==> inputs of 07-12 <==
## drum_grid
module drum_grid
(input clock,
 input reset,                      
 input  [3*3*18-1:0] u_hit,        
 output [3*3*18-1:0] u_out         
);
make LEC_CHECK=0 CAP_MARGIN=20 CORE_MARGIN=2 CORE_UTILIZATION=58 CTS_CLUSTER_DIAMETER=38 CTS_CLUSTER_SIZE=48 SETUP_SLACK_MARGIN=4.59 SLEW_MARGIN=20 finish   # period 15.6 ns
run.sh (not shown) runs the stock make flow with config.mk's settings and CLKGATE_MAP_FILE=.
==> inputs of 04-02, as changes to 07-12 <==
--- a/flow/config.mk
+++ b/flow/config.mk
@@ -8,7 +8,10 @@
 export CAP_MARGIN = 20
 export CORE_MARGIN = 2
-export CORE_UTILIZATION = 58
-export CTS_CLUSTER_DIAMETER = 38
-export CTS_CLUSTER_SIZE = 48
-export SETUP_SLACK_MARGIN = 4.59
+export CORE_UTILIZATION = 70
+export CTS_CLUSTER_DIAMETER = 289
+export GPL_TIMING_DRIVEN = 1
+export MAX_ROUTING_LAYER = met5
+export PLACE_DENSITY_LB_ADDON = 0.28
+export SETUP_SLACK_MARGIN = 5.0
 export SLEW_MARGIN = 20
+export TNS_END_PERCENT = 75
==> flow/constraint.sdc (replaced) <==
create_clock -name core_clock -period 15.4 [get_ports {clock}]
set_input_delay 3.0800 -clock core_clock [delete_from_list [all_inputs] [get_ports {clock}]]
set_output_delay 3.0800 -clock core_clock [all_outputs]
set_load 0.01 [all_outputs]
==> inputs of 08-21, as changes to 07-12 <==
--- a/flow/config.mk
+++ b/flow/config.mk
@@ -8,7 +8,5 @@
 export CAP_MARGIN = 20
 export CORE_MARGIN = 2
-export CORE_UTILIZATION = 58
-export CTS_CLUSTER_DIAMETER = 38
-export CTS_CLUSTER_SIZE = 48
-export SETUP_SLACK_MARGIN = 4.59
+export CORE_UTILIZATION = 40
+export SETUP_SLACK_MARGIN = -2.0
 export SLEW_MARGIN = 20
==> flow/constraint.sdc (replaced) <==
create_clock -name core_clock -period 24.3 [get_ports {clock}]
set_input_delay 4.8600 -clock core_clock [delete_from_list [all_inputs] [get_ports {clock}]]
set_output_delay 4.8600 -clock core_clock [all_outputs]
set_load 0.01 [all_outputs]
==> notes <==
04-02 failed in 5_1_grt on GRT-0116. 08-21 completed and failed the layout checks on setup timing. 07-12 finished but fails on setup timing.
Design area: 08-21 is lower than 07-12 (about 18%).
Against 07-12, the wire length of 08-21 is lower by about 6.4%.
Of 07-12 and 08-21, 08-21 has the higher clock skew (gap 25 ps).
Flip-flop count is the same in 07-12 and 08-21.
Against 07-12, the sequential share of layout area of 08-21 is higher by 0.83 points.
Setup slack: 07-12 is lower than 08-21 (4000 ps).
Of 07-12 and 08-21, 07-12 has the higher worst hold slack (gap 28 ps).
Between 08-21 and 07-12, the lower non-clock buffer count is in 08-21 (gap 4836).
==> figures <==
quantity	04-02	08-21	07-12
Detailed-route vias per instance	-	4.871	5.087
Core Util, Final	-	43.24%	76.88%
Result of the run	stopped before the end	finished with violations	finished with violations
Failing step	5_1_grt	-	-
Violated checks	-	setup timing	setup timing
Met2 Wirelength	-	255.0 mm	273.0 mm
Total number of tap cells	-	6450	4387
Routed len/inst	-	20.83 um	20.10 um
Number of flip-flops and latches	-	486	486
Critical path class	-	register to output port	register to output port
Final Slew Violations	-	0	0
Post-DP HPWL	598.5 mm	504.6 mm	533.6 mm
Fraction of standard cell area in multi-input logic	-	76.76%	66.35%
Final-layout clock buffer total	-	87	158
CTS-repair resized insts	1386	0	1306
Hold Startpoint	-	grid.corner[0].UpLeftCorner.u_1_mid_temp[17]$_DFF_P_	grid.corner[0].DownRightCorner.u_1_mid_temp[17]$_DFF_P_

========
==> v21 <==
==> flow/design.v <==
module signed_mult_1_17 (out, a, b);
	output 	signed  [17:0]	out;
	input 	signed	[17:0] 	a;
	input 	signed	[17:0] 	b;
	wire 	signed	[35:0]	mult_out;
	assign mult_out = a * b;
	assign out = {mult_out[35], mult_out[33:17]};
endmodule
module OneNode(output signed [17:0] u_2_mid,    
	       input clock,		        
	       input reset,		        
	       input signed [17:0] u_hit_mid,   
	       input signed [17:0] u_1_right,   
	       input signed [17:0] u_1_left,     
	       input signed [17:0] u_1_up,      
	       input signed [17:0] u_1_down    
);  
    reg signed [17:0] u_0_mid_temp;		 
    reg signed [17:0] u_1_mid_temp, u_1_right_temp, u_1_left_temp, u_1_up_temp, u_1_down_temp; 
    wire signed [17:0] temp1,temp2, temp3, temp4;
    parameter [17:0] rho = (1<<17)/20; 
    parameter [17:0] eta = (999<<17)/1000;
    always @ (posedge clock) 
    begin
	if (reset == 0)
	begin
	    u_1_mid_temp = u_hit_mid; 
	    u_0_mid_temp = u_1_mid_temp; 
	    u_1_right_temp = 0; 
	    u_1_left_temp = 0;
	    u_1_up_temp = 0;
	    u_1_down_temp = 0;
   	end
        else
	begin
	    u_0_mid_temp = u_1_mid_temp;  
            u_1_mid_temp = u_2_mid;	   
	    u_1_right_temp = u_1_right;   
	    u_1_left_temp = u_1_left;	   
	    u_1_up_temp = u_1_up;         
	    u_1_down_temp = u_1_down;     
	end
    end
    assign  temp1 = u_1_up_temp + u_1_down_temp + u_1_right_temp + u_1_left_temp - (u_1_mid_temp<<<2);
    signed_mult_1_17 mult_1(.out(temp2),
			    .a(temp1),
                            .b(rho)); 
    assign  temp4 = temp2 + (u_1_mid_temp<<<1) - temp3;
    signed_mult_1_17 mult_2(.out(temp3),
			    .a(u_0_mid_temp),
                            .b(eta)); 
    signed_mult_1_17 mult_3(.out(u_2_mid),
			    .a(temp4),
                            .b(eta)); 
endmodule
module multNodes
#(parameter SIZE = 10)
(output signed [SIZE*SIZE*18-1:0] u_2_mid,    
 input clock,
 input reset,		        
 input signed [SIZE*SIZE*18-1:0] u_hit_mid,   
 input signed [SIZE*SIZE*18-1:0] u_1_right,   
 input signed [SIZE*SIZE*18-1:0] u_1_left,     
 input signed [SIZE*SIZE*18-1:0] u_1_up,      
 input signed [SIZE*SIZE*18-1:0] u_1_down     
);
    genvar i,j,k;
    generate
	for (k = 1; k < SIZE-1; k = k + 1) begin: side
		OneNode nodeUp(.u_2_mid(u_2_mid[(((0)*SIZE+(k))*18) +: 18]),
			       .clock(clock),
		               .reset(reset),
	                       .u_hit_mid(u_hit_mid[(((0)*SIZE+(k))*18) +: 18]),
	                       .u_1_right(u_1_right[(((0)*SIZE+(k+1))*18) +: 18]),
	                       .u_1_left(u_1_left[(((0)*SIZE+(k-1))*18) +: 18]),
	                       .u_1_up(18'sd0),
	       	               .u_1_down(u_1_down[(((1)*SIZE+(k))*18) +: 18]));
		OneNode nodeDown(.u_2_mid(u_2_mid[(((SIZE-1)*SIZE+(k))*18) +: 18]),
			         .clock(clock),
		                 .reset(reset),
	                         .u_hit_mid(u_hit_mid[(((SIZE-1)*SIZE+(k))*18) +: 18]),
	                         .u_1_right(u_1_right[(((SIZE-1)*SIZE+(k+1))*18) +: 18]),
	                         .u_1_left(u_1_left[(((SIZE-1)*SIZE+(k-1))*18) +: 18]),
	                         .u_1_up(u_1_up[(((SIZE-2)*SIZE+(k))*18) +: 18]),
	       	                 .u_1_down(18'sd0));
		OneNode nodeLeft(.u_2_mid(u_2_mid[(((k)*SIZE+(0))*18) +: 18]),
			         .clock(clock),
		                 .reset(reset),
	                         .u_hit_mid(u_hit_mid[(((k)*SIZE+(0))*18) +: 18]),
	                         .u_1_right(u_1_right[(((k)*SIZE+(1))*18) +: 18]),
	                         .u_1_left(18'sd0),
	                         .u_1_up(u_1_up[(((k-1)*SIZE+(0))*18) +: 18]),
	       	                 .u_1_down(u_1_down[(((k+1)*SIZE+(0))*18) +: 18]));
		OneNode nodeRight(.u_2_mid(u_2_mid[(((k)*SIZE+(SIZE-1))*18) +: 18]),
			         .clock(clock),
		                 .reset(reset),
	                         .u_hit_mid(u_hit_mid[(((k)*SIZE+(SIZE-1))*18) +: 18]),
	                         .u_1_right(18'sd0),
	                         .u_1_left(u_1_left[(((k)*SIZE+(SIZE-2))*18) +: 18]),
	                         .u_1_up(u_1_up[(((k+1)*SIZE+(SIZE-1))*18) +: 18]),
	       	                 .u_1_down(u_1_down[(((k-1)*SIZE+(SIZE-1))*18) +: 18]));
	end
    endgenerate
    generate
	for (k = 0; k < SIZE; k = k + 10) begin: corner
		OneNode UpLeftCorner(.u_2_mid(u_2_mid[(((0)*SIZE+(k))*18) +: 18]),
			             .clock(clock),
		                     .reset(reset),
	                             .u_hit_mid(u_hit_mid[(((0)*SIZE+(k))*18) +: 18]),
	                             .u_1_right(u_1_right[(((0)*SIZE+(k+1))*18) +: 18]),
	                             .u_1_left(18'sd0),
	                             .u_1_up(18'sd0),
	       	                     .u_1_down(u_1_down[(((1)*SIZE+(k))*18) +: 18]));
		OneNode UpRightCorner(.u_2_mid(u_2_mid[(((k)*SIZE+(SIZE-1))*18) +: 18]),
			             .clock(clock),
		                     .reset(reset),
	                             .u_hit_mid(u_hit_mid[(((k)*SIZE+(SIZE-1))*18) +: 18]),
	                             .u_1_right(18'sd0),
	                             .u_1_left(u_1_left[(((k)*SIZE+(SIZE-2))*18) +: 18]),
	                             .u_1_up(18'sd0),
	       	                     .u_1_down(u_1_down[(((k+1)*SIZE+(SIZE-1))*18) +: 18]));
		OneNode DownLeftCorner(.u_2_mid(u_2_mid[(((SIZE-1)*SIZE+(k))*18) +: 18]),
			               .clock(clock),
		                       .reset(reset),
	                               .u_hit_mid(u_hit_mid[(((SIZE-1)*SIZE+(k))*18) +: 18]),
	                               .u_1_right(u_1_right[(((SIZE-1)*SIZE+(k+1))*18) +: 18]),
	                               .u_1_left(18'sd0),
	                               .u_1_up(u_1_up[(((SIZE-2)*SIZE+(k))*18) +: 18]),
	       	                      .u_1_down(18'sd0));
		OneNode DownRightCorner(.u_2_mid(u_2_mid[(((SIZE-1)*SIZE+(SIZE-1))*18) +: 18]),
			                .clock(clock),
		                        .reset(reset),
	                                .u_hit_mid(u_hit_mid[(((SIZE-1)*SIZE+(SIZE-1))*18) +: 18]),
	                                .u_1_right(18'sd0),
	                                .u_1_left(u_1_left[(((SIZE-1)*SIZE+(SIZE-2))*18) +: 18]),
	                                .u_1_up(u_1_up[(((SIZE-2)*SIZE+(SIZE-1))*18) +: 18]),
	       	                        .u_1_down(18'sd0));
	end
    endgenerate
    generate
	for (i = 1; i < SIZE-1; i = i + 1) begin: row
	    for (j = 1; j < SIZE-1; j = j + 1) begin: col
		OneNode node(.u_2_mid(u_2_mid[(((i)*SIZE+(j))*18) +: 18]),
			     .clock(clock),
		             .reset(reset),
	                     .u_hit_mid(u_hit_mid[(((i)*SIZE+(j))*18) +: 18]),
	                     .u_1_right(u_1_right[(((i)*SIZE+(j+1))*18) +: 18]),
	                     .u_1_left(u_1_left[(((i)*SIZE+(j-1))*18) +: 18]),
	                     .u_1_up(u_1_up[(((i-1)*SIZE+(j))*18) +: 18]),
	       	             .u_1_down(u_1_down[(((i+1)*SIZE+(j))*18) +: 18]));
	    end
	end
    endgenerate
endmodule
module drum_grid
(input clock,
 input reset,                      
 input  [3*3*18-1:0] u_hit,        
 output [3*3*18-1:0] u_out         
);
    localparam SIZE = 3;
    wire signed [SIZE*SIZE*18-1:0] u_2_mid;
    multNodes #(.SIZE(SIZE)) grid(.u_2_mid(u_2_mid),
		  .clock(clock),
 	          .reset(reset),
 	          .u_hit_mid(u_hit),
 	          .u_1_right(u_2_mid),
 	          .u_1_left(u_2_mid),
 	          .u_1_up(u_2_mid),
 	          .u_1_down(u_2_mid));
    assign u_out = u_2_mid;
endmodule
==> flow/run.sh <==
#!/bin/bash
# the make line also repeats each setting of config.mk as NAME=value (left out here)
make -C /OpenROAD-flow-scripts/flow DESIGN_CONFIG=/design/flow/config.mk WORK_HOME=/design/flow/orfs CLKGATE_MAP_FILE= finish
==> flow/config.mk <==
export PLATFORM = sky130hd
export DESIGN_NAME = drum_grid
export DESIGN_NICKNAME = drum_grid
export VERILOG_FILES = /design/flow/design.v
export SDC_FILE = /design/flow/constraint.sdc
export NUM_CORES = 4
export LEC_CHECK = 0
export CAP_MARGIN = 20
export CORE_ASPECT_RATIO = 1.06
export CORE_MARGIN = 2
export CORE_UTILIZATION = 72
export CTS_CLUSTER_DIAMETER = 289
export GPL_TIMING_DRIVEN = 1
export MAX_ROUTING_LAYER = met5
export PLACE_DENSITY_LB_ADDON = 0.28
export SETUP_SLACK_MARGIN = 5.0
export SLEW_MARGIN = 20
export TNS_END_PERCENT = 75
==> flow/constraint.sdc <==
create_clock -name core_clock -period 15.4 [get_ports {clock}]
set_input_delay 3.0800 -clock core_clock [delete_from_list [all_inputs] [get_ports {clock}]]
set_output_delay 3.0800 -clock core_clock [all_outputs]
set_load 0.01 [all_outputs]
==> v14: changes against v21 <==
- CORE_ASPECT_RATIO: 1.06 -> not set
- CORE_UTILIZATION: 72 -> 51
- CTS_CLUSTER_DIAMETER: 289 -> not set
- GPL_ROUTABILITY_DRIVEN: not set -> 0
- GPL_TIMING_DRIVEN: 1 -> 0
- PLACE_DENSITY_LB_ADDON: 0.28 -> 0.01
- SETUP_SLACK_MARGIN: 5.0 -> not set
- TNS_END_PERCENT: 75 -> 5
==> flow/constraint.sdc (replaced) <==
create_clock -name core_clock -period 35.2 [get_ports {clock}]
set_input_delay 7.0400 -clock core_clock [delete_from_list [all_inputs] [get_ports {clock}]]
set_output_delay 7.0400 -clock core_clock [all_outputs]
set_load 0.01 [all_outputs]
==> v4: changes against v21 <==
- ABC_AREA: not set -> 1
- CAP_MARGIN: 20 -> 30
- CELL_PAD_IN_SITES_DETAIL_PLACEMENT: not set -> 2
- CELL_PAD_IN_SITES_GLOBAL_PLACEMENT: not set -> 3
- CORE_ASPECT_RATIO: 1.06 -> 0.53
- CORE_MARGIN: 2 -> 3
- CORE_UTILIZATION: 72 -> 58
- CTS_CLUSTER_DIAMETER: 289 -> 149
- CTS_CLUSTER_SIZE: not set -> 21
- GPL_TIMING_DRIVEN: 1 -> not set
- MAX_ROUTING_LAYER: met5 -> not set
- PLACE_DENSITY_LB_ADDON: 0.28 -> not set
- SLEW_MARGIN: 20 -> 40
- TNS_END_PERCENT: 75 -> not set
==> flow/constraint.sdc (replaced) <==
create_clock -name core_clock -period 25.0 [get_ports {clock}]
set_input_delay 5.0000 -clock core_clock [delete_from_list [all_inputs] [get_ports {clock}]]
set_output_delay 5.0000 -clock core_clock [all_outputs]
set_load 0.01 [all_outputs]
==> v39: changes against v21 <==
- CORE_ASPECT_RATIO: 1.06 -> not set
- CORE_UTILIZATION: 72 -> 61
- CTS_CLUSTER_DIAMETER: 289 -> 38
- CTS_CLUSTER_SIZE: not set -> 48
- GPL_TIMING_DRIVEN: 1 -> not set
- HOLD_SLACK_MARGIN: not set -> 0.3
- MAX_ROUTING_LAYER: met5 -> not set
- PLACE_DENSITY_LB_ADDON: 0.28 -> not set
- SETUP_SLACK_MARGIN: 5.0 -> 4.59
- TNS_END_PERCENT: 75 -> not set
==> flow/constraint.sdc (replaced) <==
create_clock -name core_clock -period 15.6 [get_ports {clock}]
set_input_delay 3.1200 -clock core_clock [delete_from_list [all_inputs] [get_ports {clock}]]
set_output_delay 3.1200 -clock core_clock [all_outputs]
set_load 0.01 [all_outputs]
==> notes <==
v21 never finished: it broke off in 5_1_grt on GRT-0116. v14 ran to the end with no violations. v4 never finished: it broke off in 3_1_place_gp_skip_io with GPL-0301. v39 finished but fails on antenna rules, setup timing.
In v39 the core utilization is higher than in v14, by 27 points.
In v14 the hold slack is lower than in v39, by 0.010 ns.
Against v14, the non-clock buffer count of v39 is higher by 4966.
Setup slack: v14 is higher than v39 (11 ns).
==> figures <==
| item | v21 | v14 | v4 | v39 |
|---|---|---|---|---|
| Kind of end point of the critical path | - | primary output | - | primary output |
| Outcome | stopped before the end | timing/DRC/antenna clean | stopped before the end | finished with violations |
| Failing step | 5_1_grt | - | 3_1_place_gp_skip_io | - |
| Reasons for failing layout checks | - | - | - | antenna rules, setup timing |
| Number of design-rule violations left by the first detailed-router iteration | - | 7058 | - | 9091 |
| # Taps | - | 5016 | - | 4180 |
| Non-CTS buffers | - | 515 | - | 5481 |
| Area share of fa/ha/maj cells after synthesis | 64.8% | 64.8% | 62.1% | 64.8% |
| Die boundary height | 539 µm | 622 µm | 437 µm | 569 µm |
| Fraction of area in registers | - | 4.69% | - | 3.79% |
| Average footprint of a synthesized cell | 9.90 µm² | 9.90 µm² | 8.89 µm² | 9.90 µm² |
| Count of nets after finishing | - | 27759 | - | 32796 |
| Final Hold Violating Endpoints | - | 0 | - | 0 |
| Crit path buffers/inverters | - | 12 | - | 16 |
| Floorplan net count | 27325 | 27325 | 30520 | 27325 |
| Die span in x | 509 µm | 622 µm | 819 µm | 569 µm |
